==> inputs of trial 92 <==
Design complex_multiplier, start of the top module:
module complex_multiplier
    #(parameter integer     OPERAND_WIDTH_A = 16,  
      parameter integer     OPERAND_WIDTH_B = 16,  
      parameter integer     OPERAND_WIDTH_OUT = 32,   
      parameter integer     STAGES = 6,   
      parameter             BLOCKING = 0,
      parameter             ROUND_MODE = 0,
      parameter integer     GROWTH_BITS = 0,   
      parameter             BYTE_ALIGNED = 1,
      localparam            EFF_PORT_WIDTH_A = BYTE_ALIGNED ? ((OPERAND_WIDTH_A*2+15)/16)*16 : OPERAND_WIDTH_A * 2,
      localparam            EFF_PORT_WIDTH_B = BYTE_ALIGNED ? ((OPERAND_WIDTH_B*2+15)/16)*16 : OPERAND_WIDTH_B * 2,
      localparam            EFF_PORT_WIDTH_OUT = BYTE_ALIGNED ? ((OPERAND_WIDTH_OUT*2+15)/16)*16 : OPERAND_WIDTH_OUT * 2
    )
    (   
        input                                           aclk,
        input                                           aresetn,
		input                                           rounding_cy,
        input               [EFF_PORT_WIDTH_A - 1 : 0]    s_axis_a_tdata,
        output reg                                      s_axis_a_tready,
        input                                           s_axis_a_tvalid,
        input               [EFF_PORT_WIDTH_B - 1 : 0]    s_axis_b_tdata,
        output reg                                      s_axis_b_tready,
        input                                           s_axis_b_tvalid,
        output reg  		[EFF_PORT_WIDTH_OUT - 1 : 0]  m_axis_dout_tdata,
        output reg                                      m_axis_dout_tvalid,
        input                                           m_axis_dout_tready
        );
    localparam INPUT_WIDTH_A = OPERAND_WIDTH_A * 2;
    localparam INPUT_WIDTH_B = OPERAND_WIDTH_B * 2;
    localparam OUTPUT_WIDTH  = OPERAND_WIDTH_OUT * 2;
    localparam TRUNC_BITS = (INPUT_WIDTH_A + INPUT_WIDTH_B - OUTPUT_WIDTH)/2 + 1 + GROWTH_BITS;
    localparam OUTPUT_PADDING = EFF_PORT_WIDTH_OUT - OUTPUT_WIDTH;
    localparam CALCULATION_STAGES = 6;    
  ...
clock: 4.63 ns
lec_check: 0
cap_margin: 20
core_aspect_ratio: 1.39
core_margin: 2
core_utilization: 72
cts_cluster_diameter: 361
cts_cluster_size: 10
place_density: 0.39
slew_margin: 20
tns_end_percent: 10
run.sh (not shown) runs the stock make flow with config.mk's settings and CLKGATE_MAP_FILE=.
==> inputs of trial 14, as changes to trial 92 <==
Settings changed: CORE_ASPECT_RATIO 1.39 to default, CORE_UTILIZATION 72 to 40, CTS_CLUSTER_DIAMETER 361 to default, CTS_CLUSTER_SIZE 10 to default, PLACE_DENSITY 0.39 to default, TNS_END_PERCENT 10 to default.
==> flow/constraint.sdc (replaced) <==
create_clock -name core_clock -period 8.0 [get_ports {aclk}]
set_input_delay 1.6000 -clock core_clock [delete_from_list [all_inputs] [get_ports {aclk}]]
set_output_delay 1.6000 -clock core_clock [all_outputs]
set_load 0.01 [all_outputs]
==> results <==
| quantity | trial 92 | trial 14 |
|---|---|---|
| Status | failed layout checks | timing/DRC/antenna clean |
| Layout check failures | negative setup slack | - |
| Period minus WS final | 6250 ps | 7150 ps |
| Placeable core area | 73300 um^2 | 133000 um^2 |
| Routed WL per cell | 21.5 um | 18.3 um |
| GRT met1 Usage | 38.9% | 24.8% |
| CTS-repair resized insts | 137 | 0 |
| End of the critical path | mult_i[25]$_DFFE_PP_ | mult_0[32]$_DFFE_PP_ |
| Taps Inserted | 952 | 1768 |
| Share of the cycle needed by the critical path after routing | 135% | 89.3% |
| Clock insertion delay at the later pin of the skew report | 640 ps | 670 ps |
| Worst slew slack as a fraction of its limit | 45.0% | 30.9% |
| Number of inserted filler cells in the final layout | 3556 | 12400 |
| Total half-perimeter wirelength after legalization and detailed placement | 105 mm | 96.6 mm |
| Met3 layer usage reported by global route | 6.23% | 2.88% |
| Fin util | 87.2% | 44.3% |
| Final weighted congestion of routability-driven global placement | 0.971 | 0.877 |

---

==> inputs of run D <==
==> flow/design.v <==
`timescale 1ns / 1ns
module complex_multiplier
    #(parameter integer     OPERAND_WIDTH_A = 16,  
      parameter integer     OPERAND_WIDTH_B = 16,  
      parameter integer     OPERAND_WIDTH_OUT = 32,   
      parameter integer     STAGES = 6,   
      parameter             BLOCKING = 0,
      parameter             ROUND_MODE = 0,
      parameter integer     GROWTH_BITS = 0,   
      parameter             BYTE_ALIGNED = 1,
      localparam            EFF_PORT_WIDTH_A = BYTE_ALIGNED ? ((OPERAND_WIDTH_A*2+15)/16)*16 : OPERAND_WIDTH_A * 2,
      localparam            EFF_PORT_WIDTH_B = BYTE_ALIGNED ? ((OPERAND_WIDTH_B*2+15)/16)*16 : OPERAND_WIDTH_B * 2,
      localparam            EFF_PORT_WIDTH_OUT = BYTE_ALIGNED ? ((OPERAND_WIDTH_OUT*2+15)/16)*16 : OPERAND_WIDTH_OUT * 2
    )
    (   
        input                                           aclk,
        input                                           aresetn,
		input                                           rounding_cy,
        input               [EFF_PORT_WIDTH_A - 1 : 0]    s_axis_a_tdata,
        output reg                                      s_axis_a_tready,
        input                                           s_axis_a_tvalid,
        input               [EFF_PORT_WIDTH_B - 1 : 0]    s_axis_b_tdata,
        output reg                                      s_axis_b_tready,
        input                                           s_axis_b_tvalid,
        output reg  		[EFF_PORT_WIDTH_OUT - 1 : 0]  m_axis_dout_tdata,
        output reg                                      m_axis_dout_tvalid,
        input                                           m_axis_dout_tready
        );
    localparam INPUT_WIDTH_A = OPERAND_WIDTH_A * 2;
    localparam INPUT_WIDTH_B = OPERAND_WIDTH_B * 2;
    localparam OUTPUT_WIDTH  = OPERAND_WIDTH_OUT * 2;
    localparam TRUNC_BITS = (INPUT_WIDTH_A + INPUT_WIDTH_B - OUTPUT_WIDTH)/2 + 1 + GROWTH_BITS;
    localparam OUTPUT_PADDING = EFF_PORT_WIDTH_OUT - OUTPUT_WIDTH;
    localparam CALCULATION_STAGES = 6;    
    reg        [STAGES : 0]                     tvalid;
    reg        [EFF_PORT_WIDTH_OUT-1:0]         tdata [STAGES-2:0];
    wire signed [OPERAND_WIDTH_A-1:0] a_r = s_axis_a_tdata[OPERAND_WIDTH_A - 1 : 0];
    wire signed [OPERAND_WIDTH_A-1:0] a_i = s_axis_a_tdata[EFF_PORT_WIDTH_A / 2 + OPERAND_WIDTH_A - 1 : EFF_PORT_WIDTH_A / 2];
    wire signed [OPERAND_WIDTH_B-1:0] b_r = s_axis_b_tdata[OPERAND_WIDTH_B - 1 : 0];
    wire signed [OPERAND_WIDTH_B-1:0] b_i = s_axis_b_tdata[EFF_PORT_WIDTH_B / 2 + OPERAND_WIDTH_B - 1 : EFF_PORT_WIDTH_B / 2];
    reg signed [OPERAND_WIDTH_A + OPERAND_WIDTH_B : 0] mult_r, mult_i, mult_0, common, common_r1, common_r2, p_r_int, p_i_int;
    reg signed [OPERAND_WIDTH_A - 1 : 0] a_r_d, a_i_d, a_r_dd, a_i_dd, a_r_ddd, a_i_ddd, a_r_dddd, a_i_dddd;
    reg signed [OPERAND_WIDTH_B - 1 : 0] b_r_d, b_i_d, b_r_dd, b_i_dd, b_r_ddd, b_i_ddd;
    reg                          a_valid_d, b_valid_d;
    reg signed [OPERAND_WIDTH_A : 0] a_dd_common;
    reg signed [OPERAND_WIDTH_B : 0] a_dd_r, a_dd_i;
    reg        [STAGES - 1 : 0]  rounding_cy_buf ;
    wire signed [OPERAND_WIDTH_OUT - 1 : 0] result_r;
    wire signed [OPERAND_WIDTH_OUT - 1 : 0] result_i;
    wire signed [OPERAND_WIDTH_A + OPERAND_WIDTH_B + 1 - 1 : 0] temp1, temp2;
    localparam rounding_cy_buf_index = CALCULATION_STAGES - 1;
    wire signed [OPERAND_WIDTH_A + OPERAND_WIDTH_B + 1 - 1 : 0] rounding_cy_extended = {{(OPERAND_WIDTH_A + OPERAND_WIDTH_B){1'b0}}, rounding_cy_buf[rounding_cy_buf_index]};
	if (ROUND_MODE == 0 || TRUNC_BITS == 0) begin
        assign temp1 = p_r_int >>> TRUNC_BITS;
        assign temp2 = p_i_int >>> TRUNC_BITS;
		assign result_r = temp1[OPERAND_WIDTH_OUT - 1 : 0];
		assign result_i = temp2[OPERAND_WIDTH_OUT - 1 : 0];    
	end
	else begin
        wire signed [OPERAND_WIDTH_A + OPERAND_WIDTH_B + 1 - 1 : 0] point5_correction = {{(OPERAND_WIDTH_A + OPERAND_WIDTH_B + 1 - TRUNC_BITS){1'b0}}, 1'b0, {(TRUNC_BITS-1){1'b1}}} + rounding_cy_extended;
        assign temp1 = (p_r_int + point5_correction) >>> TRUNC_BITS;
        assign temp2 = (p_i_int + point5_correction) >>> TRUNC_BITS;
		assign result_r = temp1[OPERAND_WIDTH_OUT-1:0];
		assign result_i = temp2[OPERAND_WIDTH_OUT-1:0];    
	end
    integer i;
    always @(posedge aclk) begin
        if (!aresetn) begin
            tvalid <= 0;
            a_valid_d <= 0;
            b_valid_d <= 0;
            m_axis_dout_tvalid <= 0;
        end
        else begin
            a_valid_d <= s_axis_a_tvalid;
            b_valid_d <= s_axis_b_tvalid;
            a_r_d <= a_r;
            a_i_d <= a_i;
            b_r_d <= b_r;
            b_i_d <= b_i;
            if (ROUND_MODE == 1)
                rounding_cy_buf[0] <= rounding_cy;
            else if (ROUND_MODE == 2)   
                rounding_cy_buf[0] <= ~rounding_cy_buf[0];
            if (BLOCKING == 1 && m_axis_dout_tready == 0 && m_axis_dout_tvalid == 1) begin 
                m_axis_dout_tvalid <= 0;
                m_axis_dout_tdata <= {(OUTPUT_WIDTH){1'b0}};
                s_axis_a_tready <= 0;
                s_axis_b_tready <= 0;
            end
            else begin
                s_axis_a_tready <= 1;
                s_axis_b_tready <= 1;
                a_dd_common <= a_r_d - a_i_d;
                a_r_dd <= a_r_d;
                a_i_dd <= a_i_d;
                b_r_dd <= b_r_d;
                b_i_dd <= b_i_d;
                a_r_ddd <= a_r_dd;
                a_i_ddd <= a_i_dd;
                b_r_ddd <= b_r_dd;
                b_i_ddd <= b_i_dd;
                mult_0 <= a_dd_common * b_i_dd;
                a_r_dddd <= a_r_ddd;
                a_i_dddd <= a_i_ddd;
                a_dd_r <= b_r_ddd - b_i_ddd;
                a_dd_i <= b_r_ddd + b_i_ddd;
                common <= mult_0;
                mult_r <= a_dd_r * a_r_dddd;
                mult_i <= a_dd_i * a_i_dddd;
                common_r1 <= common;
                common_r2 <= common;
                p_r_int <= mult_r + common_r1;
                p_i_int <= mult_i + common_r2;
                for (i = 1; i<STAGES; i = i + 1) begin
                    rounding_cy_buf[i] <= rounding_cy_buf[i-1];
                end
                tvalid[0] <= a_valid_d & b_valid_d;
                for (i = 1; i<(STAGES); i = i+1) begin
                    tvalid[i] <= tvalid[i-1];
                end
                m_axis_dout_tvalid <= tvalid[STAGES-2];
                if (STAGES > CALCULATION_STAGES) begin
                    tdata[0] <= {{(OUTPUT_PADDING/2){result_i[OPERAND_WIDTH_OUT - 1]}}, result_i,
                        {(OUTPUT_PADDING/2){result_r[OPERAND_WIDTH_OUT - 1]}}, result_r};
                    for (i = 1; i<(STAGES-CALCULATION_STAGES); i = i+1) begin
                        tdata[i] <= tdata[i-1];
                    end
                    m_axis_dout_tdata <= tdata[STAGES - CALCULATION_STAGES - 1];
                end
                else begin
                     m_axis_dout_tdata <= {{(OUTPUT_PADDING/2){result_i[OPERAND_WIDTH_OUT - 1]}}, result_i,
                         {(OUTPUT_PADDING/2){result_r[OPERAND_WIDTH_OUT - 1]}}, result_r};
                end
            end
        end
    end
endmodule
==> flow/run.sh <==
#!/bin/bash
# the make line also repeats each setting of config.mk as NAME=value (left out here)
make -C /OpenROAD-flow-scripts/flow DESIGN_CONFIG=/design/flow/config.mk WORK_HOME=/design/flow/orfs CLKGATE_MAP_FILE= finish
==> flow/config.mk <==
export PLATFORM = sky130hd
export DESIGN_NAME = complex_multiplier
export DESIGN_NICKNAME = complex_multiplier
export VERILOG_FILES = /design/flow/design.v
export SDC_FILE = /design/flow/constraint.sdc
export NUM_CORES = 4
export LEC_CHECK = 0
export CAP_MARGIN = 15
export CORE_MARGIN = 2
export CORE_UTILIZATION = 72
export HOLD_SLACK_MARGIN = -0.09
export SETUP_SLACK_MARGIN = 0.14
export SLEW_MARGIN = 20
==> flow/constraint.sdc <==
create_clock -name core_clock -period 6.11 [get_ports {aclk}]
set_input_delay 1.2220 -clock core_clock [delete_from_list [all_inputs] [get_ports {aclk}]]
set_output_delay 1.2220 -clock core_clock [all_outputs]
set_load 0.01 [all_outputs]
==> run C: changes against run D <==
--- a/flow/config.mk
+++ b/flow/config.mk
@@ -7,7 +7,12 @@
 export LEC_CHECK = 0
-export CAP_MARGIN = 15
+export ABC_AREA = 1
+export CAP_MARGIN = 20
+export CORE_ASPECT_RATIO = 0.7
 export CORE_MARGIN = 2
 export CORE_UTILIZATION = 72
-export HOLD_SLACK_MARGIN = -0.09
-export SETUP_SLACK_MARGIN = 0.14
+export CTS_CLUSTER_DIAMETER = 330
+export CTS_CLUSTER_SIZE = 10
+export PLACE_DENSITY = 0.43
+export SETUP_SLACK_MARGIN = 0.62
 export SLEW_MARGIN = 20
+export TNS_END_PERCENT = 10
==> flow/constraint.sdc (replaced) <==
create_clock -name core_clock -period 2.22 [get_ports {aclk}]
set_input_delay 0.4440 -clock core_clock [delete_from_list [all_inputs] [get_ports {aclk}]]
set_output_delay 0.4440 -clock core_clock [all_outputs]
set_load 0.01 [all_outputs]
==> results <==
Run C finished but fails on setup timing. Run D ran to the end with violations: setup timing.
Synthesized cell count: run D is smaller than run C (28%).
Against run C, the first-iteration DRC count of run D is lower by about 54%.
Setup slack: run D is better than run C (3.6 ns).
Routed wire length: run D is lower than run C (about 30%).
Between run C and run D, the lower via count is in run D (gap about 40%, measured against run D).
Between run D and run C, the lower global-route usage is in run D (gap 9.9 points).
Utilization: run C is higher than run D (3.0 points).
Of run D and run C, run C has the higher final cell count (gap 26%, measured against run C).
